Setup of red:
// sort_pipe
module sort_pipe #(
parameter DATA_WIDTH='d8
)(
input 				          clk,
input 				          rst_n,
input 					      client_val,
input [(8*DATA_WIDTH)-1:0]    client_data,
output reg                    client_rdy,
input 				          sort_rdy,
output reg                    sort_val,
output reg [8*DATA_WIDTH-1:0]   sort_data
);
Size: roughly 0.028 mm^2 of cells after synthesis.
==> flow/config.mk <==
export PLATFORM = sky130hd
export DESIGN_NAME = sort_pipe
export DESIGN_NICKNAME = sort_pipe
export VERILOG_FILES = /design/flow/design.v
export SDC_FILE = /design/flow/constraint.sdc
export NUM_CORES = 4
export LEC_CHECK = 0
export CAP_MARGIN = 20
export CELL_PAD_IN_SITES_DETAIL_PLACEMENT = 0
export CELL_PAD_IN_SITES_GLOBAL_PLACEMENT = 0
export CORE_ASPECT_RATIO = 1.28
export CORE_MARGIN = 2
export CORE_UTILIZATION = 72
export CTS_CLUSTER_SIZE = 40
export GPL_ROUTABILITY_DRIVEN = 1
export MAX_ROUTING_LAYER = met5
export MIN_ROUTING_LAYER = met1
export PLACE_DENSITY = 0.65
export SLEW_MARGIN = 20
==> flow/constraint.sdc <==
create_clock -name core_clock -period 1.97 [get_ports {clk}]
set_input_delay 0.3940 -clock core_clock [delete_from_list [all_inputs] [get_ports {clk}]]
set_output_delay 0.3940 -clock core_clock [all_outputs]
set_load 0.01 [all_outputs]
run.sh (not shown) runs the stock make flow with config.mk's settings and CLKGATE_MAP_FILE=.
Status(red) = ERROR, stage = 5_1_grt
What blue does differently from red at the input level:
# red
export LEC_CHECK = 0
export CAP_MARGIN = 20
export CELL_PAD_IN_SITES_DETAIL_PLACEMENT = 0
export CELL_PAD_IN_SITES_GLOBAL_PLACEMENT = 0
export CORE_ASPECT_RATIO = 1.28
export CORE_MARGIN = 2
export CORE_UTILIZATION = 72
export CTS_CLUSTER_SIZE = 40
export GPL_ROUTABILITY_DRIVEN = 1
export MAX_ROUTING_LAYER = met5
export MIN_ROUTING_LAYER = met1
export PLACE_DENSITY = 0.65
export SLEW_MARGIN = 20
create_clock -name core_clock -period 1.97 [get_ports {clk}]
# blue
export LEC_CHECK = 0
export CAP_MARGIN = 20
export CELL_PAD_IN_SITES_DETAIL_PLACEMENT = 0
export CELL_PAD_IN_SITES_GLOBAL_PLACEMENT = 3
export CORE_ASPECT_RATIO = 1.28
export CORE_MARGIN = 2
export CORE_UTILIZATION = 21
export GPL_ROUTABILITY_DRIVEN = 1
export MAX_ROUTING_LAYER = met5
export MIN_ROUTING_LAYER = met1
export PLACE_DENSITY_LB_ADDON = 0.14
export SETUP_SLACK_MARGIN = 0.51
export SLEW_MARGIN = 20
create_clock -name core_clock -period 1.97 [get_ports {clk}]
--- outcome ---
blue did not stop at any stage, and its layout met the timing, design-rule and antenna checks.
red → blue: instance count of the mapped netlist has remained practically unchanged; overall die width grew by 83%; die area rose 0.097 mm^2.


## old
sort_pipe again, from the RTL that the note above started with.
export LEC_CHECK = 0
export CAP_MARGIN = 20
export CORE_MARGIN = 2
export CORE_UTILIZATION = 66
export PLACE_DENSITY = 0.6
export SLEW_MARGIN = 20
create_clock -name core_clock -period 2.03 [get_ports {clk}]
old: flow complete, layout not clean; failing: setup timing
Input-level comparison between new and old:
Settings: CTS_CLUSTER_DIAMETER newly set to 356; CTS_CLUSTER_SIZE newly set to 30; HOLD_SLACK_MARGIN newly set to 0.29; CORE_UTILIZATION changed from 66 to 72; PLACE_DENSITY changed from 0.6 to 0.78; ABC_AREA newly set to 1; SETUP_SLACK_MARGIN newly set to -0.19; the clock period (ns, I/O delays scaled along) changed from 2.03 to 1.82.
## What came out
[new] flow finished | final checks: failed | reasons: setup timing
Cell area was lower in new than in old.
Fraction of the mapped netlist area in simple logic gates in new is 9.1 points higher than in old
Effective utilization at floorplan: new > old
For new, the timing endpoint of the critical path was sort_data[6], unlike old, where it was P5_C1_MIN[7]$_DFFE_PN0P_.
old has a lower clock-pin slew reported for the worst setup and hold paths after clock tree synthesis than new.
Total wirelength of the detailed-routed design (new over old): decrease, about 18%
As of new, tap cell count had fallen by a few percent compared to old.
